==> run.sh <==
#!/bin/bash
# the make line also repeats each setting of config.mk as NAME=value (left out here)
make -C /OpenROAD-flow-scripts/flow DESIGN_CONFIG=/design/flow/config.mk WORK_HOME=/design/flow/orfs CLKGATE_MAP_FILE= finish
==> config.mk <==
export PLATFORM = sky130hd
export DESIGN_NAME = AES_Composite_enc
export DESIGN_NICKNAME = AES_Composite_enc
export VERILOG_FILES = /design/flow/design.v
export SDC_FILE = /design/flow/constraint.sdc
export NUM_CORES = 4
export LEC_CHECK = 0
export ABC_AREA = 0
export CAP_MARGIN = 20
export CELL_PAD_IN_SITES_DETAIL_PLACEMENT = 0
export CORE_MARGIN = 2
export CORE_UTILIZATION = 72
export CTS_CLUSTER_DIAMETER = 222
export CTS_CLUSTER_SIZE = 27
export PLACE_DENSITY = 0.67
export SETUP_SLACK_MARGIN = 2.51
export SLEW_MARGIN = 20
==> constraint.sdc <==
create_clock -name core_clock -period 8.45 [get_ports {CLK}]
set_input_delay 1.6900 -clock core_clock [delete_from_list [all_inputs] [get_ports {CLK}]]
set_output_delay 1.6900 -clock core_clock [all_outputs]
set_load 0.01 [all_outputs]
==> design.v <==
`timescale 1ns / 1ps
module AES_Composite_enc(Kin, Din, Dout, Krdy, Drdy, Kvld, Dvld, EN, BSY, CLK, RSTn, cc_out);  
   input  [127:0] Kin;   
   input [127:0]  Din;   
   output [127:0] Dout;  
   input          Krdy;  
   input          Drdy;  
   output         Kvld;  
   output         Dvld;  
   input          EN;    
   output         BSY;   
   input          CLK;   
   input          RSTn;  
   reg [127:0]    dat,key, rkey;
   reg [15:0]      dat0,dat1,dat2,dat3,dat4,dat5,dat6,dat7;   
   wire [127:0]   dat_next,rkey_next;
   wire [15:0] dat_next0;
   reg [79:0]      rnd;  
   reg [7:0]      rcon; 
   reg            sel;   
   reg            Dvld, Kvld, BSY;
   wire           rst;
	reg [79:0]      store;
   reg            m;
   reg [1:0]      n;
   reg [2:0]      k;
   reg [3:0]      l;
   reg [3:0] d;
   reg [7:0] i;  
   (* keep = "true" *) (* s = "true" *) output reg [31:0] cc_out;
   reg [31:0] R;
   wire [31:0] r;
   wire [31:0] b;
	reg [3:0] j;
	reg on;
assign rst = ~RSTn;
aes_core dut1(sel,i,dat,dat0,dat1,dat2,dat3,dat4,dat5,dat6,rkey_next,dat_next,dat_next0); 
KeyExpantion keyexpantion (.kin(rkey), .kout(rkey_next), .rcon(rcon));
always @(posedge CLK or posedge rst) begin
      if (rst)     Dvld <= 0;
      else if (EN) Dvld <= sel;
   end
   always @(posedge CLK or posedge rst) begin
      if (rst) Kvld <= 0;
      else if (EN) Kvld <= Krdy;
   end
   always @(posedge CLK or posedge rst) begin
      if (rst) BSY <= 0;
      else if (EN) BSY <= Drdy || (rnd[79:1] | sel);
   end  
 always@(posedge CLK or posedge rst)
 begin
  if(rst) i<=8'd0; 
  else if (EN) begin
       if(i[7])         i<=8'd1;
       else if(Drdy)    i<=8'd1;
       else if(~rnd[0]) i<={i[6:0],i[7]};
 end
 end
 always @(posedge CLK or posedge rst) begin
      if (rst)     sel <= 0;
      else if (EN) sel <= rnd[79];
   end
 always @(posedge CLK or posedge rst) begin
      if (rst)
      begin
              dat <= 128'h0;
              dat7<=16'h0;
      end
      else if (EN) begin
         if (Drdy)   
         begin             
         dat <= Din ^ Kin;
         end
         else if ((i[7]) && (~rnd[0]|sel)) 
            begin
            dat <= dat_next;   
            dat7<=dat_next0;   
            end
      end
   end
 always @(posedge CLK or posedge rst) begin
      if (rst)                 dat0 <= 16'h0;
      else if (EN) begin
          if ((i[0]) && (~rnd[0]|sel))  dat0 <= dat_next0;   
      end
   end
 always @(posedge CLK or posedge rst) begin
      if (rst)                 dat1 <= 16'h0;
      else if (EN) begin
          if ((i[1]) && (~rnd[0]|sel))  dat1 <= dat_next0; 
      end
   end
 always @(posedge CLK or posedge rst) begin
      if (rst)                 dat2 <= 16'h0;
      else if (EN) begin
          if ((i[2]) && (~rnd[0]|sel))  dat2 <= dat_next0; 
      end
   end
  always @(posedge CLK or posedge rst) begin
      if (rst)                 dat3 <= 16'h0;
      else if (EN) begin
          if ((i[3]) && (~rnd[0]|sel))  dat3<= dat_next0; 
      end
   end
always @(posedge CLK or posedge rst) begin
      if (rst)                 dat4 <= 16'h0;
      else if (EN) begin
          if ((i[4]) && (~rnd[0]|sel))  dat4<= dat_next0; 
      end
   end
always @(posedge CLK or posedge rst) begin
      if (rst)                 dat5 <= 16'h0;
      else if (EN) begin
          if ((i[5]) && (~rnd[0]|sel))  dat5<= dat_next0; 
      end
   end
always @(posedge CLK or posedge rst) begin
      if (rst)                 dat6 <= 16'h0;
      else if (EN) begin
          if ((i[6]) && (~rnd[0]|sel))  dat6<= dat_next0; 
      end
   end
 assign Dout = dat; 
 always @(posedge CLK or posedge rst) begin
      if (rst)     key <= 128'h0;
      else if (EN)
        if (Krdy)  key <= Kin;
   end
   always @(posedge CLK or posedge rst) begin
      if (rst)         rkey <= 128'h0;
      else if (EN) begin
         if (Krdy)        rkey <= Kin;
         else if (rnd[0] && ~on) rkey <= key;
         else if (i[7] && (~rnd[0]|sel)) rkey <= rkey_next;
      end
   end 
 always @(posedge CLK or posedge rst) begin
     if (rst)          rcon <= 8'h01;
     else if (EN) begin
        if (Drdy)    rcon <= 8'h01;
        else if ((i[7])&& ~rnd[0]) rcon <= xtime(rcon);
     end
   end
   function [7:0] xtime;
      input [7:0] x;
      xtime = (x[7]==1'b0)? {x[6:0],1'b0} : {x[6:0],1'b0} ^ 8'h1B;
   endfunction
	always @(posedge CLK or posedge rst) begin
      if (rst)                 m <= 1'b0;
		else if (m!=1'b0)           m <= 1'b0;
      else if (EN && (~store[0]) && (rnd[8] | rnd[72]) && d[0])   m <= 1'b1;
      else m <= 1'b0;
   end
   always @(posedge CLK or posedge rst) begin
      if (rst)                 n <= 2'b00;
		else if (n!=2'd0)           n <= {1'b0,n[1]};
      else if (EN && (~store[0]) && (rnd[8] | rnd[72]) && d[1])   n <= 2'b10;
		else n <= 2'd0;
   end
   always @(posedge CLK or posedge rst) begin
      if (rst)                 k <= 3'b000;
		else if (k!=3'd0)           k <= {1'b0,k[2:1]};    
      else if (EN && (~store[0]) && (rnd[8] | rnd[72]) && d[2])   k <= 3'b100;
		else k <= 3'd0;
   end
   always @(posedge CLK or posedge rst) begin
      if (rst)                 l <= 4'b0000;
		else if (l!=4'd0)           l <= {1'b0,l[3:1]};
      else if (EN && (~store[0]) && (rnd[8] | rnd[72]) && d[2])   l <= 4'b1000;
		else l <= 4'd0;
   end
	always @ (posedge CLK or posedge rst) begin
	   if (rst) on <= 1'b0;
		else if (rnd[8] | rnd[72] && ~store[0]) on <= 1'b1;
		else if ((!m) && (!n) && (!k) && (!l)) on <= 1'b0;
	end
	wire h = (on && (!m) && (!n) && (!k) && (!l));
	always @(posedge CLK or posedge rst) begin
      if (rst)    begin    rnd <= 80'd1;  store <= 80'd1; end
      else if (EN) begin
         if (Drdy)  begin       rnd <= {rnd[78:0], rnd[79]};  store <= 80'd0; end
         else if ((rnd[8] | rnd[72] && ~store[0]) || h)  begin 
                 if(store==80'd0) begin store <= {rnd[78:0], rnd[79]}; rnd <= 80'd1;  end
                 else if ((!m) && (!n) && (!k) && (!l)) begin rnd <= store; store <= 80'd0; end    
         end
			else if(~rnd[0])  rnd <= {rnd[78:0],rnd[79]};
      end
   end
   assign r = R;
   assign b = cc_out;
   always @ (posedge CLK or posedge rst) begin
   if (rst) R <= 32'hffffffff;
	else R <= cc_out;
   end
    always @ (posedge CLK or posedge rst) begin
      if (rst) j <= 4'd0;
		else if (sel) j <= 4'd0;
      else if (i[7]) j <= j + 4'd1;
      else j <= j;
    end
	wire g = ((|rnd[8:0]) || (j == 4'd9)) && BSY;
	always @ (*) begin
     if (rst) cc_out <= R;
     else if (g) begin  
		 case (dat_next0[1:0]%4)
         2'd0: cc_out[31:0] <= (r[0]==0)?(r[31:0]>>1):(r[31:0]<<1)+r[31:0]+32'd1;
         2'd1: cc_out[31:0] <= (r[0]==0)?(r[31:0]>>1):(r[31:0]<<2)+32'd1;
         2'd2: cc_out[31:0] <= (r[0]==0)?(r[31:0]>>1):(r[31:0]<<2)+r[31:0]+32'd1;
         2'd3: cc_out[31:0] <= (r[0]==0)?(r[31:0]>>1):(r[31:0]<<2)+(r[31:0]<<1)+32'd1;
         default: cc_out <= R;
       endcase
     end
     else cc_out <= R;
    end
	 wire [1:0]  p;
    assign p=cc_out%4;
    always@(*) begin
     case(p)
     0: begin d=4'b0001; end
     1: begin d=4'b0010; end
     2: begin d=4'b0100; end
     3: begin d=4'b1000; end
     endcase
	 end
endmodule
module aes_core(sel,i,dat,din0,din1,din2,din3,din4,din5,din6,k,datout,dout);
input sel;
input [7:0]i;
input [15:0] din0,din1,din2,din3,din4,din5,din6;
output reg[15:0] dout;
input [127:0] dat,k;
output [127:0] datout;
reg [15:0] a;
wire [15:0]b;  
wire [127:0]data,data1,data2;
wire [127:0] rx;  
wire [127:0] rs;  
wire [31:0] mx0,mx1,mx2,mx3;  
wire [31:0] my0,my1,my2,my3;  
masoleh f(a,b);
always@(*)begin 
    case(i)
    8'd1: begin
        a<=dat[127:112];
        dout<=b;
    end
    8'd2: begin
        a<=dat[111:96];
        dout<=b;
    end
    8'd4: begin
        a<=dat[95:80];
        dout<=b;
    end
    8'd8: begin
        a<=dat[79:64];
        dout<=b;
    end
    8'd16: begin
        a<=dat[63:48];
        dout<=b;
    end
    8'd32: begin
        a<=dat[47:32];
        dout<=b;
    end
    8'd64: begin
        a<=dat[31:16];
        dout<=b;
    end
    8'd128: begin
        a<=dat[15:0];
        dout<=b;
    end
	 default: begin
	     a<=dat[15:0];
        dout<=b;
	 end
    endcase
end
row_shift f17(rx,rs);
MixColumns f18(mx0,my0);
MixColumns f19(mx1,my1);
MixColumns f20(mx2,my2);
MixColumns f21(mx3,my3);
 assign data={din0,din1,din2,din3,din4,din5,din6,b};
 assign rx=data;
 assign data1=rs;
 assign {mx0,mx1,mx2,mx3}=data1;
 assign data2={my0,my1,my2,my3};
 assign datout=(sel)?data1^k:data2^k;
endmodule
module MixColumns(x, y);
   input  [31:0]  x;
   output [31:0]  y;
   wire [7:0]    a0, a1, a2, a3;
   wire [7:0]    b0, b1, b2, b3;
   assign a0 = x[31:24];
   assign a1 = x[23:16];
   assign a2 = x[15: 8];
   assign a3 = x[ 7: 0];
   assign b0 = xtime(a0);
   assign b1 = xtime(a1);
   assign b2 = xtime(a2);
   assign b3 = xtime(a3);
   assign y[31:24] =    b0 ^ a1^b1 ^ a2    ^ a3;
   assign y[23:16] = a0        ^b1 ^ a2^b2 ^ a3;
   assign y[15: 8] = a0    ^ a1        ^b2 ^ a3^b3;
   assign y[ 7: 0] = a0^b0 ^ a1    ^ a2        ^b3;
   function [7:0] xtime;
      input [7:0] x;
      xtime = (x[7]==1'b0)? {x[6:0],1'b0} : {x[6:0],1'b0} ^ 8'h1B;
   endfunction
endmodule  
module KeyExpantion (kin, kout, rcon);
   input [127:0]  kin;
   output [127:0] kout;
   input [7:0] 	  rcon;
   wire [31:0]   ws,wr, w0, w1, w2, w3;
   wire [15:0] ws1,ws2;
   masoleh max1({kin[23:16],kin[15:8]},ws1);
   masoleh max2({kin[7:0],kin[31:24]},ws2);
   assign ws={ws1,ws2};
   assign wr = {(ws[31:24] ^ rcon), ws[23:0]};
   assign w0 = wr ^ kin[127:96];
   assign w1 = w0 ^ kin[95:64];
   assign w2 = w1 ^ kin[63:32];
   assign w3 = w2 ^ kin[31:0];
   assign kout = {w0, w1, w2, w3};
endmodule  
module masoleh(x,y);  
input [15:0] x;
output [15:0] y;
wire [7:0] byte_in1, byte_in2;
wire [7:0] byte_out1, byte_out2;
assign byte_in1 = x[15:8];
assign byte_in2 = x[7:0];
Newlight_sbox cm1(byte_in1, byte_out1);
Newlight_sbox cm2(byte_in2, byte_out2);
assign y = {byte_out1, byte_out2};
endmodule
module Newlight_sbox( input [7:0] g,
                      output [7:0] s
    );
wire y1,y2,y3,y4,y5,y6,y7,y8,y9,y10,y11,y12,y13,y14,y15,y16,y17,y18;
wire l1,l2,l3,l4;
wire x1,x2,x3,x4;
wire r1,r2,r3,r4,r5,r6,r7,r8,r9,r10,r11,r12;
In_tf m1 (.g(g),.a0(y1),.a1(y2),.a2(y3),.a3(y4),.b0(y5),.b1(y6),.b2(y7),.b3(y8),
          .a01(y9),.a02(y10),.a13(y11),.a23(y12),.ap(y13),.b01(y14),.b02(y15),.b13(y16),.b23(y17),.bp(y18)   );
expo_comp m2 (.a0(y1) ,.a1(y2),.a2(y3),.a3(y4),.b0(y5),.b1(y6),.b2(y7),.b3(y8),
           .a01(y9),.a02(y10),.a13(y11),.a23(y12),.ap(y13),.b01(y14),.b02(y15),.b13(y16),.b23(y17),.bp(y18),.d0(l1),.d1(l2),.d2(l3),.d3(l4));
Inv_4 m3 (   .d0(l1),.d1(l2),.d2(l3),.d3(l4),.e0(x1),.e1(x2),.e2(x3),.e3(x4)  );
mul_out m4 ( .e0(x1),.e1(x2),.e2(x3),.e3(x4),.a0(y1),.a1(y2),.a2(y3),.a3(y4),.b0(y5),.b1(y6),.b2(y7),.b3(y8),
             .a01(y9),.a02(y10),.a13(y11),.a23(y12),.ap(y13),.b01(y14),.b02(y15),.b13(y16),.b23(y17),.bp(y18),
             .w0(r1),.w1(r2),.w2(r3),.w3(r4),.w4(r5),.w5(r6),.z0(r7),.z1(r8),.z2(r9),.z3(r10),.z4(r11),.z5(r12) );
out_tf m5 (  .w0(r1),.w1(r2),.w2(r3),.w3(r4),.w4(r5),.w5(r6),.z0(r7),.z1(r8),.z2(r9),.z3(r10),.z4(r11),.z5(r12),.s(s));            
endmodule
module In_tf(input [7:0] g,
             output a0,a1,a2,a3,b0,b1,b2,b3,
             output a01,a02,a13,a23,ap,b01,b02,b13,b23,bp
             );
             wire t0,t1;
assign a0 = b3^g[4];
assign a1 = a13^a3;
assign a2 = b3^g[7];
assign a3 = b3^g[1];
assign b0 = g[0];
assign b1 = b01^g[0];
assign b2 = b0^b02;
assign b3 = b23^b2;
assign a01 = a23^ap;
assign a02 = g[7]^g[4];
assign a13 = g[7]^g[2];
assign a23 = g[7]^g[1];
assign ap = g[4]^g[2];
assign b01 = t0^a01;
assign b02 = t1^g[6];
assign b13 = b02^bp;
assign b23 = t1^g[5];
assign bp = b23^b01;
assign t0 = g[3]^g[2];
assign t1 = t0^g[1]; 
endmodule
module expo_comp( input a0,a1,a2,a3,b0,b1,b2,b3,a01,a02,a13,a23,ap,b01,b02,b13,b23,bp,
                  output d0,d1,d2,d3  );
assign d0 = ~(a01&b01)^(~(a02&b02))^(~(a0&b0))^(~(a13|b13));
assign d1 = ~(a01&b01)^(~(a02|b02))^(~(a1&b1))^(~(ap&bp));
assign d2 = ~(a2|b2)^(~(a13&b13))^(~(a23&b23))^(~(a02&b02));
assign d3 = ~(a3&b3)^(~(ap&bp))^(~(a23|b23))^(~(a02&b02));                 
endmodule
module Inv_4( input d0,d1,d2,d3,
              output e0,e1,e2,e3 );
   assign e0 = d3&(d0^d1) | d2&((~d0)|d3);
   assign e1 = (~d2)&d3&(d0^~d1) | d2&(d1|(~d3));           
   assign e2 = d1&(d2^d3) | d0&((~d2)|d1);   
   assign e3 = (~d0)&d1&(d2^~d3) | d0&(d3 | (~d1));       
endmodule
module mul_out( input a0,a1,a2,a3,b0,b1,b2,b3,a01,a02,a13,a23,ap,b01,b02,b13,b23,bp,
                      e0,e1,e2,e3,
                output w0,w1,w2,w3,w4,w5,
                output z0,z1,z2,z3,z4,z5      
    );
  wire e02,e13;
assign  e02 = e0^e2;
assign  e13 = e1^e3;
assign w0 = ~(b1&e0)^(~(b01&e1)); 
assign w1 = ~(b0&e1)^(~(b01&e0));
assign w2 = ~(b3&e2)^(~(b23&e3));
assign w3 = ~(b2&e3)^(~(b23&e2));
assign w4 = ~(b13&e13)^(~(b02&e02));
assign w5 = ~(bp&e13)^(~(b13&e02));
assign z0 = ~(a1&e0)^(~(a01&e1));
assign z1 = ~(a0&e1)^(~(a01&e0));
assign z2 = ~(a3&e2)^(~(a23&e3));
assign z3 = ~(a2&e3)^(~(a23&e2));
assign z4 = ~(a13&e13)^(~(a02&e02));
assign z5 = ~(ap&e13)^(~(a13&e02));   
endmodule
module out_tf( input w0,w1,w2,w3,w4,w5,
               input z0,z1,z2,z3,z4,z5,
               output [7:0] s
                                         );
 wire t2,t3,t4,t5,t6;                                        
 assign t2 = w3^z1^z5;                                        
 assign t3 = w0^w2;
 assign t4 = w3^w5;
 assign t5 = w0^w4;  
 assign t6 = t5^z2;
 assign s[7] = t2^w5;
 assign s[6] = t4^~s[4];
 assign s[5] = t6^~z4;
 assign s[4] = t2^w1;
 assign s[3] = t3^s[4];
 assign s[2] = t6^z0^s[7];
 assign s[1] = t5^t4^s[0];
 assign s[0] = ~(t3^z3^z5);
endmodule
module row_shift(sb,rs);
input [127:0] sb;
output reg [127:0] rs;
always@(sb)
begin
       rs[127:120] = sb[127:120];  
       rs[119:112] = sb[87:80];  
       rs[111:104] = sb[47:40];  
       rs[103:96]  = sb[7:0];    
       rs[95:88]   = sb[95:88];  
       rs[87:80]   = sb[55:48];  
       rs[79:72]   = sb[15:8];   
       rs[71:64]   = sb[103:96]; 
       rs[63:56]   = sb[63:56];  
       rs[55:48]   = sb[23:16];  
       rs[47:40]   = sb[111:104]; 
       rs[39:32]   = sb[71:64];  
       rs[31:24]   = sb[31:24];  
       rs[23:16]   = sb[119:112];  
       rs[15:8]    = sb[79:72];  
       rs[7:0]     = sb[39:32];  
end                 
endmodule
==> Changelog: implementation, run 1 <==
### Physical design

* Synth top area share at 0.3187
* Port-buffer cells at 423
* FFs w/ async S/R, synth at 1.000
* Row Count at approximately 100
* Most frequent cell after synthesis: nand2_1
* Synthesized instance count at 6466
* Core ar. at 74320 µm²
* Run Error: [ERROR GRT-0232] Routing congestion too high. Check the congestion heatmap in the GUI.
* CTS sink count at 723
* Mapped cell area at 54010 µm²
* Yosys stat area at 54010 µm²
* DIE WIDTH at about 280 µm
* Post-synth area hogs: dfrtp_1, xnor2_1, o21ai_0
* Total GRT Usage at 0.7379
* CTS Buffer Depth at 3
* CTS root buf: clkbuf_16
* Top cells by count, synth: nand2_1, xnor2_1, o21ai_0, dfrtp_1, a21oi_1
* Top Ports at between 400 and 500
* XOR-XNOR Cells, Area Fraction at 0.2151
* Sequential-to-total area share from yosys stat at 0.3358
* Simple Share, Synth at 0.1497
* Status: stopped before the end
* Gr ovfl total at 5
* Die H at 277.9 µm
* Mean post-synth cell area at 8.353 µm²
* Mux frac, synth at 0.04047
* Die Area at 77230 µm²
* Largest area contributor in the netlist: dfrtp_1
* Syn_nets at 6822
* Dominant combinational family: XOR/XNOR gates
* DP Wirelength at 164200 µm
* Floorplan Utilization at 0.7268
* Synth flops at 723
* Placer Congestion at between 1 and 1.5
* Fa+ha+maj area frac at 0.02228
* Post-Synth AOI/OAI Area at 0.1947
* CTS Buf Count at 30
* Fail Step: global routing
* H-tree level count at 1
* Cell Type Count at 112
* Main flop type: dfrtp_1
* Placed instance count at 7810
* Cells in synth_stat.txt at 6466
* Post-synth EDFFs at 0
* Yosys Warn Count at 4
per-layer routing:
metal,overflow,GRT usage
met1,0,0.7480
met5,0,0.2996
met4,1,0.7315
met2,1,0.9054
met3,3,0.5657
per-stage QoR:
stage	setup WS, ps	instance area (µm²)	utilization
3_5_place_dp	-1395	61950	0.8335
4_1_cts	-1400	65790	0.8852
3_3_place_gp	-1182	61940	0.8335
2_1_floorplan	-730.8	55000	-
timing repair:
action	4_1_cts
gates cloned	2
pin swaps	160
setup buffers	174
resized	476
hold buffers	0
hold endpoints to repair	0
setup endpoints to repair	435
==> run 2: changes to the inputs <==
- ABC_AREA: 0 -> default
- CELL_PAD_IN_SITES_DETAIL_PLACEMENT: 0 -> default
- CORE_UTILIZATION: 72 -> 40
- CTS_CLUSTER_DIAMETER: 222 -> default
- CTS_CLUSTER_SIZE: 27 -> default
- PLACE_DENSITY: 0.67 -> default
- SETUP_SLACK_MARGIN: 2.51 -> -0.45
- clock period: 8.45 -> 13.6 ns (I/O delays scaled with it)
==> run 2 against run 1 <==
  * The run now finishes clean
  * Area after synthesis did not move
  * Die size rose by 79%
  * Synthesized cell count did not move
==> Changelog: implementation, run 2 <==
## Flow update

* Status: complete, no violations
* Actual slew at the worst max-slew pin at 1242 ps
* Slew margin rel. at 0.1661
* Syn_nets at 6822
* Fa+ha+maj area frac at 0.02228
* Initial antenna violation count at 25
* Number of nets in the layout at 6963
* Hold path endpoint: k[1]$_DFF_PN0_
* Iter 0 DRT Violations at 6457
* Register Area at 18140 µm²
* Pins Over Slew Limit at 0
* Mean post-synth cell area at 8.353 µm²
* Dominant combinational family: XOR/XNOR gates
* Cycle use final at 0.9793
* CP Data Arrival Time at 10600 ps
* Vias in the first global route at 45390
* Final setup viols at 0
* Top Ports at 424
* Sum Neg Setup Slack at 0 ps
* Floorplan Utilization at 0.4037
* Top cells by count, synth: nand2_1, xnor2_1, o21ai_0, dfrtp_1, a21oi_1
* Area growth syn-to-layout at 16.78%
* Worst-path clk slew at 60 ps
* Via count at 49930
* Crit end category: output port
* Crit path to: cc_out[16]
* Hold Crit Start: k[2]$_DFF_PN0_
* Gr ovfl total at 0
* Yosys stat area at 54010 µm²
* Buffer and inverter count on the worst path at 4
* Vias per inst at 5.905
* Total of max-cap violations at 0
* Crit path time final at 13320 ps
* Reg2reg setup slack at ~2900 ps
* Die Area at 138000 µm²
* CP startpoint: i[5]$_DFFE_PN0P_
* Logic area at 33860 µm²
* Number of fill cells at around 13000
* Synth flops at 723
* First-pass GRT wire length at approximately 330000 µm
* Worst Skew at 44.16 ps
* Total Wirelength at 230600 µm
* XOR-XNOR Cells, Area Fraction at 0.2151
* R2R cell count at 32
* Post-route DRC at 0
* Antenna-violating nets left at 0
* FF-to-FF End: dat[83]$_DFFE_PN0P_
* Crit path DRT at 10880 ps
* Total GRT Usage at 0.3263
* Worst setup SP type: flip-flop
* FFs w/ async S/R, synth at 1.000
* Post-synth area hogs: dfrtp_1, xnor2_1, o21ai_0
* Core ar. at 133800 µm²
* HP Class: flip-flop to flip-flop
* CTS root buf: clkbuf_16
* Die H at 371.5 µm
* Main flop type: dfrtp_1
* CTS Buf Count at 88
* Post-CTS Setup Inserts at 0
* Origin of the critical flop-to-flop path: i[5]$_DFFE_PN0P_
* Setup Crit Path Kind: flip-flop to output port
* Post-synth EDFFs at 0
* Crit path largest cell delay at between 700 and 800 ps
* Most frequent cell after synthesis: nand2_1
* Largest net degree at the start of global routing at between 150 and 200
* CTS Buffer Depth at 3
* First drt pass iteration count at 6
* Crit path max-delay cell type: or4_1
* Count of tool warnings at 40
* DIE WIDTH at 371.5 µm
* Max Clk Rate at 75.08 MHz
* CTS sink count at 723
* Mapped cell area at 54010 µm²
* Largest area contributor in the netlist: dfrtp_1
* Drt wl/cell at ~27 µm
* Port-buffer cells at 423
* Sequential-to-total area share from yosys stat at 0.3358
* CP max FO at 15
* Crit path max-delay family: simple AND/OR/NAND/NOR gates
* Yosys Warn Count at 4
* Placer Congestion at 1.005
* Hold Path Cell Cnt at 0
* DP Wirelength at 178100 µm
* Row Count at 134
* Cells in synth_stat.txt at 6466
* Late-Pin Clk Latency at 750 ps
* Synthesized instance count at between 6000 and 7000
* Fin Hold WS at 375.4 ps
* Synth top area share at 0.3187
* Final hold violation count at 0
* Cell Type Count at 112
* Number of cells on the critical path at 34
* Simple Share, Synth at 0.1497
* CTS tree: done
* Mux frac, synth at 0.04047
* H-tree level count at 3
* Post-Synth AOI/OAI Area at 0.1947
==> run 2: repair_timing <==
action | in CTS | in global routing
resized | 0 | 9
setup endpoints to repair | 0 | 8
hold buffers | 0 | 0
==> run 2: final cells by class <==
cell class / count / share of cell area
antenna: 10 / 0.0003967
clock buffer: 119 / 0.03995
clock inverter: 42 / 0.01123
inverter: 76 / 0.004523
multi-input combinational: 5156 / 0.5368
sequential: 723 / 0.2876
tap: 1768 / 0.03507
timing repair buffer: 562 / 0.08448
==> run 2: per-stage QoR <==
stage / setup WS, ps / instances / util / instance area (µm²)
after floorplan: 2062 / 6466 / - / 54010
after global placement: 627.0 / 8281 / 0.4461 / 59680
after detailed placement: 655.8 / 8281 / 0.4462 / 59700
after CTS: -158.3 / 8442 / 0.4703 / 62930
after global routing: -325.2 / 8446 / 0.4713 / 63050
final: 281.0 / 8456 / 0.4714 / 63080
==> run 2: routing by layer <==
metal,vias up,track usage,share of wire
met5,-,0,0.00055
met4,18,0.1147,0.040
met3,401,0.09306,0.11
met2,2565,0.4582,0.41
met1,24460,0.4734,0.44
li1,22490,-,-
==> run 3: changes to the inputs <==
- CAP_MARGIN: 20 -> 10
- CELL_PAD_IN_SITES_DETAIL_PLACEMENT: default -> 0
- CORE_ASPECT_RATIO: default -> 1.13
- CORE_UTILIZATION: 40 -> 45
- CTS_CLUSTER_SIZE: default -> 32
- MAX_ROUTING_LAYER: default -> met4
- MIN_ROUTING_LAYER: default -> met1
- SETUP_SLACK_MARGIN: -0.45 -> default
- SLEW_MARGIN: 20 -> 25
- TNS_END_PERCENT: default -> 70
- clock period: 13.6 -> 16.5 ns (I/O delays scaled with it)
==> run 3 against run 2 <==
  * Still clean
  * Global-route usage increased by 5.8 points
  * Sequential share of layout area is 0.23 points higher
  * Worst hold slack lost 17 ps
  * Critical path depth rose by 4
  * Largest cell class unchanged
  * Die size is 11% lower
==> Changelog: implementation, run 3 <==
## Flow update

* DP Wirelength at about 180000 µm
* Logic area at 33860 µm²
* H-tree level count at 3
* Die H at roughly 370 µm
* Worst-path clk slew at 60 ps
* Worst Skew at between 50 and 60 ps
* Placer Congestion at 1.028
* Crit path DRT at between 10000 and 15000 ps
* Crit path largest cell delay at 770 ps
* Syn_nets at ~7000
* Port-buffer cells at 423
* Core ar. at 119400 µm²
* Floorplan Utilization at 0.4523
* Crit path to: cc_out[16]
* Worst setup SP type: flip-flop
* Synthesized instance count at 6466
* XOR-XNOR Cells, Area Fraction at 0.2151
* CTS root buf: clkbuf_16
* Gr ovfl total at 0
* CP startpoint: i[4]$_DFFE_PN0P_
* CTS Hold Bufs at 0
* Post-synth area hogs: dfrtp_1, xnor2_1, o21ai_0
* Post-CTS sizing at 0
* Main flop type: dfrtp_1
* RSZ-0062 raised after global routing: no
* Die Area at between 100000 and 150000 µm²
* Cell mode on critical path: xnor2_1
* Sum Neg Setup Slack at 0 ps
* Final non-filler cell total at 8247
* CTS Buf Count at just under 90
* Crit path max-delay family: simple AND/OR/NAND/NOR gates
* Simple Share, Synth at 0.1497
* Post-CTS Setup Inserts at 0
* Vias per inst at 5.994
* Top cells by count, synth: nand2_1, xnor2_1, o21ai_0, dfrtp_1, a21oi_1
* Total Wirelength at 233600 µm
* Register Area at ~18000 µm²
* Largest net degree at the start of global routing at 161
* Yosys stat area at around 54000 µm²
* Slew margin rel. at 0.1557
* Row Count at 135
* Placed instance count at 8081
* Largest area contributor in the netlist: dfrtp_1
* Antenna-violating nets left at 0
* Actual slew at the worst max-slew pin at 1253 ps
* CTS tree: done
* Hold path endpoint: l[0]$_DFF_PN0_
* Drt wl/cell at 28.33 µm
* Mapped cell area at 54010 µm²
* Total of max-cap violations at 0
* Late-Pin Clk Latency at roughly 740 ps
* Post-Synth AOI/OAI Area at 0.1947
* Area growth syn-to-layout at 15.84%
* Number of nets in the layout at between 6000 and 7000
* CP max FO at 23
* Crit path max-delay cell type: or4_4
* Origin of the critical flop-to-flop path: i[4]$_DFFE_PN0P_
* DIE WIDTH at ~330 µm
* Yosys Warn Count at 4
* Fa+ha+maj area frac at 0.02228
* Buffer and inverter count on the worst path at 6
* Count of tool warnings at 44
* Crit end category: output port
* Final setup viols at 0
* Initial antenna violation count at 16
* Mux frac, synth at 0.04047
* Hold Crit Start: l[1]$_DFF_PN0_
* R2R cell count at 31
* Number of fill cells at 11320
* First-pass GRT wire length at 331400 µm
* Final design utilization at 0.5240
* CP Data Arrival Time at 11590 ps
* Total GRT Usage at 0.3847
* Iter 0 DRT Violations at approximately 5800
* Crit path time final at 14890 ps
* Reg2reg setup slack at 5390 ps
* Sequential-to-total area share from yosys stat at 0.3358
* CTS Buffer Depth at 3
* Post-synth EDFFs at 0
* Pins Over Slew Limit at 0
* Top Ports at 424
* Final hold violation count at 0
* First drt pass iteration count at 6
* Max Clk Rate at 67.16 MHz
* Number of cells on the critical path at 38
* HP Class: flip-flop to flip-flop
* Cycle use final at 0.9025
* Status: complete, no violations
* FFs w/ async S/R, synth at 1.000
* Vias in the first global route at 45570
* Dominant combinational family: XOR/XNOR gates
* Synth top area share at 0.3187
* Cell Type Count at around 110
* Hold Path Cell Cnt at 0
* Pre-CTS setup slack at 2393 ps
* Via count at approximately 49000
* Mean post-synth cell area at 8.353 µm²
* Cells in synth_stat.txt at 6466
* Post-route DRC at 0
* FF-to-FF End: dat[65]$_DFFE_PN0P_
* Setup Crit Path Kind: flip-flop to output port
* Setup slack after layout at 1610 ps
* Synth flops at 723
* Most frequent cell after synthesis: nand2_1
* CTS sink count at 723
-- run 3: per-stage QoR --
step	cell area [µm²]	hold WS, ps
floorplan	54010	410.9
global placement	59470	362.3
detailed placement	59500	362.9
CTS	62550	359.5
global route	62570	387.8
finish	62570	357.9
-- run 3: per-layer routing --
layer | vias up | GRT usage | share of wire
met4 | 0 | 0.1763 | 0.053
met5 | - | - | 0
met2 | 2312 | 0.5615 | 0.43
met1 | 24310 | 0.5216 | 0.43
met3 | 341 | 0.06322 | 0.088
li1 | 22470 | - | -
-- run 3: cell type report --
class	instances	area share
multi-input combinational	5156	0.5412
sequential	723	0.2899
timing repair buffer	552	0.08400
clock buffer	122	0.04041
tap	1575	0.03149
clock inverter	39	0.008279
inverter	76	0.004559
antenna	4	0.0001600
==> run 4: changes to the inputs <==
- CELL_PAD_IN_SITES_DETAIL_PLACEMENT: 0 -> 2
- MAX_ROUTING_LAYER: met4 -> default
==> run 4 against run 3 <==
  * Synthesized cell count stayed put
  * The flow now stops in global routing
  * Die size unchanged
  * Area after synthesis stayed put
==> Changelog: implementation, run 4 <==
### Physical design

* DIE WIDTH at 329.9 µm
* Top cells by count, synth: nand2_1, xnor2_1, o21ai_0, dfrtp_1, a21oi_1
* Cells in synth_stat.txt at 6466
* Post-CTS Setup Inserts at 0
* Synth flops at 723
* XOR-XNOR Cells, Area Fraction at 0.2151
* Post-synth EDFFs at 0
* Yosys stat area at 54010 µm²
* CTS sink count at about 720
* Dominant combinational family: XOR/XNOR gates
* FFs w/ async S/R, synth at 1.000
* Syn_nets at 6822
* Placer Congestion at 1.025
* Cell Type Count at 112
* DP Wirelength at around 240000 µm
* Core ar. at 119400 µm²
* Port-buffer cells at 423
* Run Error: [ERROR GRT-0228] Horizontal edge usage exceeds the maximum allowed. (1, 38) usage=65535 limit=3200
* Most frequent cell after synthesis: nand2_1
* CTS Hold Bufs at 0
* Synth top area share at 0.3187
* Floorplan Utilization at 0.4523
* CTS root buf: clkbuf_16
* Main flop type: dfrtp_1
* Post-CTS sizing at 0
* Sequential-to-total area share from yosys stat at 0.3358
* Simple Share, Synth at 0.1497
* Fail Step: global routing
* Top Ports at 424
* Yosys Warn Count at 4
* Die H at 372.3 µm
* Largest area contributor in the netlist: dfrtp_1
* Die Area at 122800 µm²
* Mapped cell area at 54010 µm²
* Row Count at 135
* Mean post-synth cell area at 8.353 µm²
* CTS Buffer Depth at 3
* H-tree level count at 3
* Synthesized instance count at ~6500
* Status: stopped before the end
* Placed instance count at 8084
* Mux frac, synth at 0.04047
* CTS Buf Count at 86
* Post-synth area hogs: dfrtp_1, xnor2_1, o21ai_0
* Fa+ha+maj area frac at 0.02228
* Post-Synth AOI/OAI Area at 0.1947
==> run 4: per-stage QoR <==
stage                     area, µm²  setup slack (ps)
after floorplan               54010              4382
after global placement        59460              1906
after detailed placement      59480              1470
after CTS                     62370             246.6
==> run 5: changes to the inputs <==
- CAP_MARGIN: 10 -> 20
- CELL_PAD_IN_SITES_DETAIL_PLACEMENT: 2 -> default
- CORE_ASPECT_RATIO: 1.13 -> default
- CORE_UTILIZATION: 45 -> 72
- CTS_CLUSTER_SIZE: 32 -> default
- MIN_ROUTING_LAYER: met1 -> default
- SLEW_MARGIN: 25 -> 20
- TNS_END_PERCENT: 70 -> default
- clock period: 16.5 -> 6.23 ns (I/O delays scaled with it)
==> run 5 against run 4 <==
  * The flow again stops in global routing
  * Synthesized cell count is the same
  * Die size shrank 37%
  * Area after synthesis did not move
==> Changelog: implementation, run 5 <==
### Physical design

* Synth top area share at 0.3187
* Row Count at 100
* Post-synth area hogs: dfrtp_1, xnor2_1, o21ai_0
* Floorplan Utilization at 0.7268
* Largest area contributor in the netlist: dfrtp_1
* Top cells by count, synth: nand2_1, xnor2_1, o21ai_0, dfrtp_1, a21oi_1
* Cells in synth_stat.txt at 6466
* Port-buffer cells at around 420
* Synth flops at a little over 700
* Simple Share, Synth at 0.1497
* Yosys Warn Count at 4
* XOR-XNOR Cells, Area Fraction at 0.2151
* Fa+ha+maj area frac at 0.02228
* DP Wirelength at 170600 µm
* Synthesized instance count at 6466
* Sequential-to-total area share from yosys stat at 0.3358
* Mean post-synth cell area at 8.353 µm²
* CTS Buffer Depth at 3
* CTS Buf Count at 80
* Mapped cell area at 54010 µm²
* Pre-CTS setup slack at -2989 ps
* Syn_nets at 6822
* Top Ports at 424
* Total GRT Usage at 0.8193
* Status: stopped before the end
* Cell Type Count at 112
* CTS root buf: clkbuf_16
* Fail Step: global routing
* Die H at 277.9 µm
* H-tree level count at 3
* Gr ovfl total at 140
* Die Area at just under 80000 µm²
* Post-Synth AOI/OAI Area at 0.1947
* Core ar. at 74320 µm²
* Post-synth EDFFs at 0
* Mux frac, synth at 0.04047
* Run Error: [ERROR GRT-0116] Global routing finished with congestion. Check the congestion regions in the DRC Viewer.
* Placer Congestion at 1.290
* Main flop type: dfrtp_1
* CTS sink count at 723
* Placed Area at 65410 µm²
* FFs w/ async S/R, synth at 1.000
* Yosys stat area at between 50000 and 60000 µm²
* DIE WIDTH at 277.9 µm
* Dominant combinational family: XOR/XNOR gates
* Most frequent cell after synthesis: nand2_1
## run 5: stage by stage
step | cells | utilization
after detailed placement | 8260 | 0.8801
after CTS | 8494 | 0.9383
after floorplan | 6466 | -
after global placement | 8260 | 0.8800
## run 5: metal layers
| metal | track usage | GRT overflow |
|---|---|---|
| met5 | 0.4303 | 0 |
| met4 | 0.8218 | 59 |
| met3 | 0.7008 | 1 |
| met2 | 0.9562 | 79 |
| met1 | 0.8123 | 1 |
## run 5: timing repair
item                       CTS
pin swaps                   73
setup buffers               85
cloned                       1
gates resized              342
setup endpoints to repair  353
hold buffers                 0
==> run 6: changes to the inputs <==
- CORE_UTILIZATION: 72 -> 71
- HOLD_SLACK_MARGIN: default -> -0.09
- MAX_ROUTING_LAYER: default -> met4
- SETUP_SLACK_MARGIN: default -> 2.47
- clock period: 6.23 -> 8.58 ns (I/O delays scaled with it)
==> run 6 against run 5 <==
  * The run again fails in global routing
  * Area after synthesis is the same
  * Die size grew 1.4%
  * Synthesized cell count is the same
==> Changelog: implementation, run 6 <==
### Physical design

* H-tree level count at 3
* Syn_nets at about 7000
* CTS Hold Bufs at 0
* Most frequent cell after synthesis: nand2_1
* Mux frac, synth at 0.04047
* CTS sink count at a little over 700
* Floorplan Utilization at 0.7147
* Synth flops at about 720
* Yosys Warn Count at 4
* CTS root buf: clkbuf_16
* Gr ovfl total at 268
* Run Error: [ERROR GRT-0232] Routing congestion too high. Check the congestion heatmap in the GUI.
* Port-buffer cells at 423
* DP Wirelength at ~170000 µm
* Fa+ha+maj area frac at 0.02228
* Synth top area share at 0.3187
* Top Ports at 424
* FFs w/ async S/R, synth at 1.000
* Status: stopped before the end
* Fail Step: global routing
* Cell Type Count at 112
* DIE WIDTH at 279.8 µm
* Sequential-to-total area share from yosys stat at 0.3358
* Top cells by count, synth: nand2_1, xnor2_1, o21ai_0, dfrtp_1, a21oi_1
* Mean post-synth cell area at 8.353 µm²
* XOR-XNOR Cells, Area Fraction at 0.2151
* CTS Buf Count at around 80
* Simple Share, Synth at 0.1497
* Core ar. at between 70000 and 80000 µm²
* Die H at 279.8 µm
* Placer Congestion at 1.157
* Row Count at approximately 100
* Post-synth EDFFs at 0
* Largest area contributor in the netlist: dfrtp_1
* CTS Buffer Depth at 3
* Cells in synth_stat.txt at ~6500
* Die Area at 78300 µm²
* Main flop type: dfrtp_1
* Yosys stat area at 54010 µm²
* Post-Synth AOI/OAI Area at 0.1947
* Placed Area at 61790 µm²
* Dominant combinational family: XOR/XNOR gates
* Post-synth area hogs: dfrtp_1, xnor2_1, o21ai_0
* Mapped cell area at 54010 µm²
* Total GRT Usage at 0.8082
* Synthesized instance count at 6466
[run 6: stage by stage]
stage	cells	util	hold WS (ps)	setup WS (ps)
3_5_place_dp	7802	0.8177	366.8	-1134
2_1_floorplan	6466	-	412.8	-626.8
3_3_place_gp	7802	0.8176	359.3	-974.1
4_1_cts	8090	0.8935	356.5	-1289
[run 6: what timing repair did]
| action | 4_1_cts |
|---|---|
| gates cloned | 1 |
| hold endpoints to repair | 0 |
| endpoints found under the setup margin | 434 |
| setup buffers | 139 |
| gates resized | 474 |
| pin swaps | 142 |
[run 6: metal layers]
metal | overflow | GRT usage
met1 | 31 | 0.8186
met3 | 38 | 0.6564
met5 | - | -
met4 | 80 | 0.7578
met2 | 119 | 0.9354
==> run 7: changes to the inputs <==
- ABC_AREA: default -> 1
- CORE_UTILIZATION: 71 -> 72
- CTS_CLUSTER_DIAMETER: default -> 399
- CTS_CLUSTER_SIZE: default -> 93
- HOLD_SLACK_MARGIN: -0.09 -> 0.3
- MAX_ROUTING_LAYER: met4 -> default
- PLACE_DENSITY_LB_ADDON: default -> 0.02
- SETUP_SLACK_MARGIN: 2.47 -> -0.07
- clock period: 8.58 -> 6.22 ns (I/O delays scaled with it)
==> run 7 against run 6 <==
  * The flow again stops in global routing
  * Die size is 2.8% higher
  * Synthesized cell count is 23% higher
  * Area after synthesis is 4.3% higher
==> Changelog: implementation, run 7 <==
### Physical design

* Largest area contributor in the netlist: dfrtp_1
* Fa+ha+maj area frac at 0.02137
* Sequential-to-total area share from yosys stat at 0.3220
* Row Count at 102
* Die Area at 80470 µm²
* DP Wirelength at 185300 µm
* Run Error: [ERROR GRT-0232] Routing congestion too high. Check the congestion heatmap in the GUI.
* Post-Synth AOI/OAI Area at 0.1721
* Synth top area share at 0.3057
* Status: stopped before the end
* Post-synth EDFFs at 0
* Placer Congestion at 1.233
* H-tree level count at 1
* Cell Type Count at 73
* Floorplan Utilization at 0.7270
* Fail Step: global routing
* Simple Share, Synth at 0.2706
* Main flop type: dfrtp_1
* CTS sink count at about 720
* Gr ovfl total at 1068
* XOR-XNOR Cells, Area Fraction at 0.1050
* Mux frac, synth at 0.02653
* Placed Area at 66470 µm²
* Synth flops at 723
* Port-buffer cells at 423
* Top cells by count, synth: nand2_1, inv_1, dfrtp_1, nand3_1, a21oi_1
* Dominant combinational family: simple AND/OR/NAND/NOR gates
* Mapped cell area at 56320 µm²
* Post-synth area hogs: dfrtp_1, nand2_1, nand3_1
* Synthesized instance count at 7961
* Core ar. at 77470 µm²
* Total GRT Usage at 0.9055
* CTS Buffer Depth at 3
* Pre-CTS setup slack at -1736 ps
* Most frequent cell after synthesis: nand2_1
* CTS Buf Count at 11
* Mean post-synth cell area at 7.074 µm²
* Cells in synth_stat.txt at roughly 8000
* Top Ports at 424
* Yosys stat area at between 50000 and 60000 µm²
* CTS root buf: clkbuf_16
* Die H at 283.7 µm
* Yosys Warn Count at 4
* Syn_nets at 8317
* FFs w/ async S/R, synth at 1.000
* DIE WIDTH at ~280 µm
[run 7: through the flow]
| stage | cells |
|---|---|
| after detailed placement | 9758 |
| after CTS | 9950 |
| after global placement | 9758 |
| after floorplan | 7961 |
[run 7: timing repair]
item	in CTS
gates cloned	4
hold buffers	0
resized	460
endpoints found under the setup margin	152
pin swaps	169
setup buffers	188
[run 7: layer usage]
| metal | GRT overflow | track usage |
|---|---|---|
| met1 | 147 | 0.9084 |
| met2 | 474 | 0.9850 |
| met3 | 115 | 0.8510 |
| met4 | 311 | 0.8566 |
| met5 | 21 | 0.7238 |
==> run 8: changes to the inputs <==
- CAP_MARGIN: 20 -> 10
- CTS_CLUSTER_DIAMETER: 399 -> 356
- CTS_CLUSTER_SIZE: 93 -> 73
- PLACE_DENSITY_LB_ADDON: 0.02 -> 0.01
- SETUP_SLACK_MARGIN: -0.07 -> 0.75
- clock period: 6.22 -> 4.6 ns (I/O delays scaled with it)
==> run 8 against run 7 <==
  * The flow stops in clock tree synthesis
  * Die size stayed put
  * Synthesized cell count stayed put
  * Area after synthesis stayed put
==> Changelog: implementation, run 8 <==
### Physical design

* Status: stopped before the end
* FFs w/ async S/R, synth at 1.000
* Post-Synth AOI/OAI Area at 0.1721
* Yosys stat area at approximately 56000 µm²
* Post-synth area hogs: dfrtp_1, nand2_1, nand3_1
* Fa+ha+maj area frac at 0.02137
* Synth top area share at 0.3057
* DP Wirelength at about 190000 µm
* Fail Step: clock tree synthesis
* Largest area contributor in the netlist: dfrtp_1
* Die H at 283.7 µm
* Dominant combinational family: simple AND/OR/NAND/NOR gates
* Run Error: [ERROR DPL-0033] detailed placement checks failed during check placement.
* Mapped cell area at 56320 µm²
* Yosys Warn Count at 4
* Most frequent cell after synthesis: nand2_1
* Main flop type: dfrtp_1
* Top cells by count, synth: nand2_1, inv_1, dfrtp_1, nand3_1, a21oi_1
* DIE WIDTH at ~280 µm
* Mux frac, synth at 0.02653
* Syn_nets at just over 8000
* Sequential-to-total area share from yosys stat at 0.3220
* Row Count at 102
* XOR-XNOR Cells, Area Fraction at 0.1050
* Post-synth EDFFs at 0
* Port-buffer cells at about 420
* Placer Congestion at 1.229
* Top Ports at 424
* Cells in synth_stat.txt at 7961
* Floorplan Utilization at 0.7270
* Core ar. at 77470 µm²
* Die Area at just over 80000 µm²
* Simple Share, Synth at 0.2706
* Placed instance count at 10020
* Cell Type Count at 73
* Synthesized instance count at 7961
* Synth flops at 723
* Mean post-synth cell area at 7.074 µm²
run 8: through the flow:
stage	util	worst slack [ps]	setup TNS (ps)	cell area, µm²
after detailed placement	0.8858	-2984	-625580	68620
after global placement	0.8858	-2618	-490200	68620
after floorplan	-	-1972	-237120	56830
==> run 9: changes to the inputs <==
- ABC_AREA: 1 -> 0
- CAP_MARGIN: 10 -> 20
- CELL_PAD_IN_SITES_DETAIL_PLACEMENT: default -> 2
- CORE_ASPECT_RATIO: default -> 1.84
- CORE_UTILIZATION: 72 -> 47
- CTS_CLUSTER_DIAMETER: 356 -> default
- CTS_CLUSTER_SIZE: 73 -> default
- GPL_ROUTABILITY_DRIVEN: default -> 1
- GPL_TIMING_DRIVEN: default -> 0
- HOLD_SLACK_MARGIN: 0.3 -> default
- PLACE_DENSITY_LB_ADDON: 0.01 -> 0.02
- SETUP_SLACK_MARGIN: 0.75 -> 1.68
- clock period: 4.6 -> 7.64 ns (I/O delays scaled with it)
==> run 9 against run 8 <==
  * The run fails in detailed placement
  * Synthesized cell count shrank 19%
  * Die size grew 46%
  * Area after synthesis shrank 4.1%
==> Changelog: implementation, run 9 <==
### Physical design

* Dominant combinational family: XOR/XNOR gates
* Fail Step: detailed placement
* Placer Congestion at 1.074
* DIE WIDTH at 253.9 µm
* Top Ports at 424
* Floorplan Utilization at 0.4741
* Die H at between 400 and 500 µm
* Die Area at ~120000 µm²
* Sequential-to-total area share from yosys stat at 0.3358
* Post-synth EDFFs at 0
* Cell Type Count at 112
* Most frequent cell after synthesis: nand2_1
* Post-synth area hogs: dfrtp_1, xnor2_1, o21ai_0
* Post-Synth AOI/OAI Area at 0.1947
* Port-buffer cells at about 420
* Largest area contributor in the netlist: dfrtp_1
* Main flop type: dfrtp_1
* Top cells by count, synth: nand2_1, xnor2_1, o21ai_0, dfrtp_1, a21oi_1
* Yosys stat area at 54010 µm²
* Row Count at roughly 170
* Mux frac, synth at 0.04047
* Status: stopped before the end
* XOR-XNOR Cells, Area Fraction at 0.2151
* Core ar. at roughly 110000 µm²
* Synthesized instance count at around 6500
* Fa+ha+maj area frac at 0.02228
* Yosys Warn Count at 4
* FFs w/ async S/R, synth at 1.000
* Synth flops at 723
* Mean post-synth cell area at 8.353 µm²
* Syn_nets at 6822
* Run Error: [ERROR DPL-0033] detailed placement checks failed during check placement.
* Synth top area share at 0.3187
* Mapped cell area at around 54000 µm²
* Simple Share, Synth at 0.1497
* Cells in synth_stat.txt at 6466
run 9: per-stage QoR:
step              cell area, µm²  setup WS, ps  hold WS (ps)  std cells
global placement           61130        -33740         427.8       8418
floorplan                  55000         -1379         412.8       6466
==> run 10: changes to the inputs <==
- ABC_AREA: 0 -> default
- CELL_PAD_IN_SITES_DETAIL_PLACEMENT: 2 -> default
- CORE_ASPECT_RATIO: 1.84 -> default
- CORE_UTILIZATION: 47 -> 66
- GPL_ROUTABILITY_DRIVEN: 1 -> default
- GPL_TIMING_DRIVEN: 0 -> default
- MAX_ROUTING_LAYER: default -> met4
- PLACE_DENSITY_LB_ADDON: 0.02 -> default
- SETUP_SLACK_MARGIN: 1.68 -> 2.27
- clock period: 7.64 -> 7.76 ns (I/O delays scaled with it)
==> run 10 against run 9 <==
  * The run fails in global routing
  * Die size fell by 29%
  * Synthesized cell count did not move
  * Area after synthesis unchanged
==> Changelog: implementation, run 10 <==
### Physical design

* CTS root buf: clkbuf_16
* Gr ovfl total at 63
* Total GRT Usage at 0.7802
* Core ar. at 80810 µm²
* DIE WIDTH at slightly below 300 µm
* Fail Step: global routing
* Largest area contributor in the netlist: dfrtp_1
* CTS Buffer Depth at 3
* CTS Buf Count at approximately 79
* H-tree level count at 3
* Yosys stat area at between 50000 and 60000 µm²
* Syn_nets at 6822
* Yosys Warn Count at 4
* Floorplan Utilization at 0.6684
* Simple Share, Synth at 0.1497
* CTS sink count at roughly 720
* Post-Synth AOI/OAI Area at 0.1947
* Status: stopped before the end
* Sequential-to-total area share from yosys stat at 0.3358
* Pre-CTS setup slack at -1945 ps
* Placed instance count at ~8100
* Synth top area share at 0.3187
* Post-synth area hogs: dfrtp_1, xnor2_1, o21ai_0
* Most frequent cell after synthesis: nand2_1
* Port-buffer cells at 423
* Run Error: [ERROR GRT-0232] Routing congestion too high. Check the congestion heatmap in the GUI.
* Main flop type: dfrtp_1
* Synthesized instance count at between 6000 and 7000
* Die Area at 84140 µm²
* Synth flops at ~720
* Mean post-synth cell area at around 8.4 µm²
* Post-synth EDFFs at 0
* Placer Congestion at 1.136
* FFs w/ async S/R, synth at 1.000
* Mux frac, synth at 0.04047
* Die H at 290.1 µm
* CTS Hold Bufs at 0
* Row Count at 104
* Cells in synth_stat.txt at 6466
* Fa+ha+maj area frac at 0.02228
* Mapped cell area at about 54000 µm²
* Top Ports at roughly 420
* Cell Type Count at 112
* Top cells by count, synth: nand2_1, xnor2_1, o21ai_0, dfrtp_1, a21oi_1
* XOR-XNOR Cells, Area Fraction at 0.2151
* Dominant combinational family: XOR/XNOR gates
* DP Wirelength at 176700 µm
[run 10: through the flow]
| stage | cell area (µm²) | hold slack, ps |
|---|---|---|
| 2_1_floorplan | 55000 | 412.8 |
| 3_3_place_gp | 63830 | 359.7 |
| 3_5_place_dp | 63830 | 366.6 |
| 4_1_cts | 69190 | 379.1 |
[run 10: layer usage]
metal	GRT overflow	track usage
met2	38	0.9201
met5	-	-
met1	2	0.7864
met3	5	0.6061
met4	18	0.7501
[run 10: what timing repair did]
action,CTS
setup endpoints to repair,435
pin swaps,174
cloned,2
resized,460
setup buffers,127
==> run 11: changes to the inputs <==
- ABC_AREA: default -> 0
- CAP_MARGIN: 20 -> 10
- CORE_UTILIZATION: 66 -> 72
- CTS_CLUSTER_DIAMETER: default -> 356
- CTS_CLUSTER_SIZE: default -> 32
- HOLD_SLACK_MARGIN: default -> 0.3
- MAX_ROUTING_LAYER: met4 -> default
- PLACE_DENSITY: default -> 0.64
- SETUP_SLACK_MARGIN: 2.27 -> 0.23
- clock period: 7.76 -> 4.6 ns (I/O delays scaled with it)
==> run 11 against run 10 <==
  * Area after synthesis is the same
  * Die size shrank 8.2%
  * Synthesized cell count is the same
  * The run again fails in global routing
==> Changelog: implementation, run 11 <==
### Physical design

* Fa+ha+maj area frac at 0.02228
* Cell Type Count at between 100 and 150
* Main flop type: dfrtp_1
* CTS Hold Bufs at 0
* Die H at 277.9 µm
* Yosys Warn Count at 4
* Sequential-to-total area share from yosys stat at 0.3358
* Syn_nets at 6822
* Mapped cell area at 54010 µm²
* Most frequent cell after synthesis: nand2_1
* Run Error: [ERROR GRT-0116] Global routing finished with congestion. Check the congestion regions in the DRC Viewer.
* Mux frac, synth at 0.04047
* Row Count at roughly 100
* FFs w/ async S/R, synth at 1.000
* Total GRT Usage at 0.8844
* Dominant combinational family: XOR/XNOR gates
* Fail Step: global routing
* Synthesized instance count at ~6500
* CTS sink count at 723
* Mean post-synth cell area at 8.353 µm²
* Largest area contributor in the netlist: dfrtp_1
* Placer Congestion at 1.236
* Cells in synth_stat.txt at 6466
* XOR-XNOR Cells, Area Fraction at 0.2151
* Post-synth EDFFs at 0
* Status: stopped before the end
* H-tree level count at 1
* Synth flops at 723
* CTS Buf Count at 26
* Port-buffer cells at 423
* Die Area at ~77000 µm²
* Placed Area at ~68000 µm²
* Gr ovfl total at 451
* Top cells by count, synth: nand2_1, xnor2_1, o21ai_0, dfrtp_1, a21oi_1
* Floorplan Utilization at 0.7268
* DIE WIDTH at 277.9 µm
* Post-synth area hogs: dfrtp_1, xnor2_1, o21ai_0
* DP Wirelength at 182000 µm
* Post-Synth AOI/OAI Area at 0.1947
* Top Ports at 424
* CTS root buf: clkbuf_16
* Synth top area share at 0.3187
* Simple Share, Synth at 0.1497
* Pre-CTS setup slack at -4314 ps
* Yosys stat area at between 50000 and 60000 µm²
* Core ar. at 74320 µm²
* CTS Buffer Depth at 3
-- run 11: through the flow --
step | instances | utilization | TNS [ps] | hold WS, ps
2_1_floorplan | 6466 | - | -837210 | 412.8
3_3_place_gp | 8544 | 0.9102 | -841490 | 358.6
3_5_place_dp | 8544 | 0.9103 | -969540 | 368.6
4_1_cts | 8706 | 0.9464 | -997650 | 398.9
-- run 11: timing repair --
| item | 4_1_cts |
|---|---|
| setup endpoints to repair | 436 |
| pin swaps | 99 |
| cloned | 2 |
| buffers inserted | 112 |
| gates resized | 371 |
-- run 11: routing by layer --
layer	GRT overflow	GRT usage
met1	17	0.8671
met2	209	0.9811
met3	42	0.8104
met4	177	0.8859
met5	6	0.6779
==> run 12: changes to the inputs <==
- ABC_AREA: 0 -> default
- CAP_MARGIN: 10 -> 20
- CTS_CLUSTER_DIAMETER: 356 -> default
- CTS_CLUSTER_SIZE: 32 -> default
- HOLD_SLACK_MARGIN: 0.3 -> default
- MAX_ROUTING_LAYER: default -> met4
- PLACE_DENSITY: 0.64 -> default
- SETUP_SLACK_MARGIN: 0.23 -> 2.44
- clock period: 4.6 -> 8.77 ns (I/O delays scaled with it)
==> run 12 against run 11 <==
  * The run again fails in global routing
  * Area after synthesis unchanged
  * Synthesized cell count unchanged
  * Die size unchanged
==> Changelog: implementation, run 12 <==
### Physical design

* Synth flops at 723
* Yosys Warn Count at 4
* Die Area at ~77000 µm²
* Syn_nets at 6822
* Dominant combinational family: XOR/XNOR gates
* Placer Congestion at 1.212
* CTS sink count at between 700 and 800
* Mux frac, synth at 0.04047
* H-tree level count at 3
* Gr ovfl total at 2317
* Core ar. at roughly 74000 µm²
* Synth top area share at 0.3187
* CTS Buf Count at between 70 and 80
* Post-synth EDFFs at 0
* Fail Step: global routing
* Fa+ha+maj area frac at 0.02228
* Floorplan Utilization at 0.7268
* Total GRT Usage at 0.9766
* Die H at 277.9 µm
* Top Ports at 424
* DP Wirelength at 165900 µm
* Mapped cell area at 54010 µm²
* Synthesized instance count at 6466
* Run Error: [ERROR GRT-0232] Routing congestion too high. Check the congestion heatmap in the GUI.
* CTS root buf: clkbuf_16
* Pre-CTS setup slack at -1007 ps
* Post-Synth AOI/OAI Area at 0.1947
* Sequential-to-total area share from yosys stat at 0.3358
* Cell Type Count at 112
* Mean post-synth cell area at between 8 and 9 µm²
* Post-synth area hogs: dfrtp_1, xnor2_1, o21ai_0
* Cells in synth_stat.txt at 6466
* Port-buffer cells at 423
* Top cells by count, synth: nand2_1, xnor2_1, o21ai_0, dfrtp_1, a21oi_1
* Status: stopped before the end
* Main flop type: dfrtp_1
* FFs w/ async S/R, synth at 1.000
* Most frequent cell after synthesis: nand2_1
* Largest area contributor in the netlist: dfrtp_1
* Simple Share, Synth at 0.1497
* Row Count at 100
* CTS Hold Bufs at 0
* Yosys stat area at 54010 µm²
* DIE WIDTH at 277.9 µm
* CTS Buffer Depth at 3
* XOR-XNOR Cells, Area Fraction at 0.2151
[run 12: timing repair]
item                                    4_1_cts
buffers inserted                             84
gates cloned                                  2
endpoints found under the setup margin      421
endpoints found under the hold margin         0
resized                                     340
pin swaps                                    69
[run 12: per-layer routing]
metal / overflow / GRT usage
met5: - / -
met4: 629 / 1.009
met3: 310 / 0.9084
met2: 1155 / 1.058
met1: 223 / 0.9376
[run 12: through the flow]
stage	hold WS (ps)	cells	cell area (µm²)
CTS	380.8	8010	66180
global placement	361.1	7778	61690
detailed placement	364.2	7779	61690
floorplan	412.8	6466	55000
==> run 13: changes to the inputs <==
- ABC_AREA: default -> 1
- CAP_MARGIN: 20 -> 25
- CELL_PAD_IN_SITES_GLOBAL_PLACEMENT: default -> 2
- CORE_ASPECT_RATIO: default -> 0.51
- CORE_UTILIZATION: 72 -> 60
- CTS_CLUSTER_SIZE: default -> 100
- MAX_ROUTING_LAYER: met4 -> met5
- MIN_ROUTING_LAYER: default -> met1
- PLACE_DENSITY_LB_ADDON: default -> 0.21
- SETUP_SLACK_MARGIN: 2.44 -> 0.7
- SLEW_MARGIN: 20 -> 15
- TNS_END_PERCENT: default -> 100
- clock period: 8.77 -> 11.2 ns (I/O delays scaled with it)
==> run 13 against run 12 <==
  * The run fails in global placement without I/O
  * Die size up 25%
  * Synthesized cell count increased by 23%
  * Area after synthesis increased by 4.3%
==> Changelog: implementation, run 13 <==
### Physical design

* Sequential-to-total area share from yosys stat at 0.3220
* Synth top area share at 0.3057
* Post-Synth AOI/OAI Area at 0.1721
* Main flop type: dfrtp_1
* Most frequent cell after synthesis: nand2_1
* DIE WIDTH at 433.0 µm
* Row Count at 80
* Run Error: [ERROR FLW-0024] Place density exceeds 1.0 (current PLACE_DENSITY_LB_ADDON =  0.21). Please check if the value of  PLACE_DENSITY_LB_ADDON is between 0 and 0.99.
* Core ar. at 93190 µm²
* XOR-XNOR Cells, Area Fraction at 0.1050
* Synth flops at just over 700
* Cell Type Count at 73
* Yosys stat area at 56320 µm²
* Mapped cell area at around 56000 µm²
* Mean post-synth cell area at 7.074 µm²
* Post-synth EDFFs at 0
* Syn_nets at approximately 8300
* Mux frac, synth at 0.02653
* Fa+ha+maj area frac at 0.02137
* Cells in synth_stat.txt at 7961
* Fail Step: global placement without I/O
* Yosys Warn Count at 4
* FFs w/ async S/R, synth at 1.000
* Die Area at 96470 µm²
* Floorplan Utilization at 0.6043
* Die H at roughly 220 µm
* Largest area contributor in the netlist: dfrtp_1
* Top cells by count, synth: nand2_1, inv_1, dfrtp_1, nand3_1, a21oi_1
* Post-synth area hogs: dfrtp_1, nand2_1, nand3_1
* Simple Share, Synth at 0.2706
* Status: stopped before the end
* Dominant combinational family: simple AND/OR/NAND/NOR gates
* Synthesized instance count at between 7000 and 8000
==> run 14: changes to the inputs <==
- ABC_AREA: 1 -> default
- CAP_MARGIN: 25 -> 20
- CELL_PAD_IN_SITES_GLOBAL_PLACEMENT: 2 -> default
- CORE_ASPECT_RATIO: 0.51 -> default
- CORE_UTILIZATION: 60 -> 40
- CTS_CLUSTER_SIZE: 100 -> default
- MAX_ROUTING_LAYER: met5 -> default
- MIN_ROUTING_LAYER: met1 -> default
- PLACE_DENSITY_LB_ADDON: 0.21 -> default
- SETUP_SLACK_MARGIN: 0.7 -> default
- SLEW_MARGIN: 15 -> 20
- TNS_END_PERCENT: 100 -> default
- clock period: 11.2 -> 14.0 ns (I/O delays scaled with it)
==> run 14 against run 13 <==
  * The run now finishes clean
  * Die size grew 43%
  * Area after synthesis shrank 4.1%
  * Synthesized cell count shrank 19%
==> Changelog: implementation, run 14 <==
## Flow update

* Origin of the critical flop-to-flop path: rkey[15]$_DFFE_PN0P_
* Via count at between 40000 and 50000
* Gr ovfl total at 0
* CP max FO at 15
* Largest net degree at the start of global routing at 196
* Simple Share, Synth at 0.1497
* Total of max-cap violations at 0
* Iter 0 DRT Violations at 6159
* Floorplan Utilization at 0.4037
* Die Area at 138000 µm²
* Post-route DRC at 0
* CTS root buf: clkbuf_16
* Initial antenna violation count at 34
* Fa+ha+maj area frac at 0.02228
* Logic area at 33820 µm²
* Vias in the first global route at 45410
* Crit path max-delay cell type: or4_4
* Die H at roughly 370 µm
* Post-Synth AOI/OAI Area at 0.1947
* Final instance area at 63030 µm²
* Crit end category: output port
* Count of tool warnings at 49
* Hold path endpoint: l[0]$_DFF_PN0_
* Actual slew at the worst max-slew pin at 1300 ps
* Vias per inst at between 5 and 6
* Top cells by count, synth: nand2_1, xnor2_1, o21ai_0, dfrtp_1, a21oi_1
* Worst-path clk slew at about 60 ps
* Synth flops at 723
* CTS Hold Bufs at 0
* Cycle use final at 0.9532
* Syn_nets at around 7000
* Buffer and inverter count on the worst path at 7
* Fin Hold WS at roughly 380 ps
* HP Class: flip-flop to flip-flop
* Yosys stat area at 54010 µm²
* Hold Path Cell Cnt at 0
* Setup slack after layout at 655.7 ps
* Synth top area share at 0.3187
* Setup Crit Path Kind: flip-flop to output port
* Mux frac, synth at 0.04047
* First-pass GRT wire length at about 330000 µm
* Synthesized instance count at 6466
* Final hold violation count at 0
* CTS Buffer Depth at 3
* Area growth syn-to-layout at 16.69%
* Crit path largest cell delay at 690 ps
* Crit path max-delay family: simple AND/OR/NAND/NOR gates
* Hold Crit Start: l[1]$_DFF_PN0_
* Number of cells on the critical path at 39
* Crit path time final at around 13000 ps
* First drt pass iteration count at 6
* CP startpoint: i[4]$_DFFE_PN0P_
* Main flop type: dfrtp_1
* Number of fill cells at 13060
* Post-synth area hogs: dfrtp_1, xnor2_1, o21ai_0
* DIE WIDTH at 371.5 µm
* Reg2reg setup slack at between 3000 and 4000 ps
* Worst setup SP type: flip-flop
* Register Area at 18140 µm²
* Post-synth EDFFs at 0
* CTS Buf Count at 89
* Slew margin rel. at 0.1274
* FFs w/ async S/R, synth at 1.000
* Row Count at 134
* Number of nets in the layout at a little under 7000
* Port-buffer cells at roughly 420
* Final setup viols at 0
* DP Wirelength at 178400 µm
* Mean post-synth cell area at 8.353 µm²
* Sequential-to-total area share from yosys stat at 0.3358
* H-tree level count at 3
* Crit path to: cc_out[16]
* Max Clk Rate at 74.94 MHz
* XOR-XNOR Cells, Area Fraction at 0.2151
* Top Ports at 424
* FF-to-FF End: dat[23]$_DFFE_PN0P_
* Antenna-violating nets left at 0
* Total GRT Usage at 0.3287
* RSZ-0062 raised after global routing: no
* Cell Type Count at 112
* CTS sink count at roughly 720
* Core ar. at about 130000 µm²
* Placer Congestion at 0.9915
* Yosys Warn Count at 4
* R2R cell count at 22
* Pre-CTS setup slack at approximately 630 ps
* Cell mode on critical path: xnor2_1
* Mapped cell area at about 54000 µm²
* Late-Pin Clk Latency at approximately 740 ps
* Most frequent cell after synthesis: nand2_1
* Sum Neg Setup Slack at 0 ps
* Placed Area at 59720 µm²
* Cells in synth_stat.txt at 6466
* CP Data Arrival Time at 10540 ps
* Drt wl/cell at 27.41 µm
* Status: complete, no violations
* Worst Skew at 78.05 ps
* Total Wirelength at 231800 µm
* Largest area contributor in the netlist: dfrtp_1
* Dominant combinational family: XOR/XNOR gates
* Crit path DRT at 11200 ps
* Pins Over Slew Limit at 0
* CTS tree: done
-- run 14: per-layer routing --
| metal | track usage | share of wire | vias to the layer above |
|---|---|---|---|
| li1 | - | - | 22500 |
| met1 | 0.4789 | 0.44 | 24350 |
| met2 | 0.4605 | 0.41 | 2414 |
| met3 | 0.09792 | 0.12 | 311 |
| met4 | 0.1059 | 0.034 | 14 |
| met5 | 0 | 0.00040 | - |
-- run 14: cell type report --
class / count / share of cell area
Tap cell: 1768 / 0.03510
Inverter: 76 / 0.004526
Antenna cell: 10 / 0.0003970
Clock inverter: 34 / 0.008377
Sequential cell: 723 / 0.2879
Multi-Input combinational cell: 5156 / 0.5366
Timing Repair Buffer: 561 / 0.08471
Clock buffer: 131 / 0.04244
-- run 14: what timing repair did --
| item | in CTS | in global routing |
|---|---|---|
| gates cloned | 0 | 0 |
| resized | 2 | 12 |
| pin swaps | 0 | 1 |
| setup buffers | 0 | 2 |
| setup endpoints to repair | 8 | 21 |
-- run 14: through the flow --
step                      instances    util
after floorplan                6466       -
after global placement         8281  0.4461
after detailed placement       8282  0.4464
after global routing           8450  0.4709
final                          8459  0.4711
after CTS                      8447  0.4704
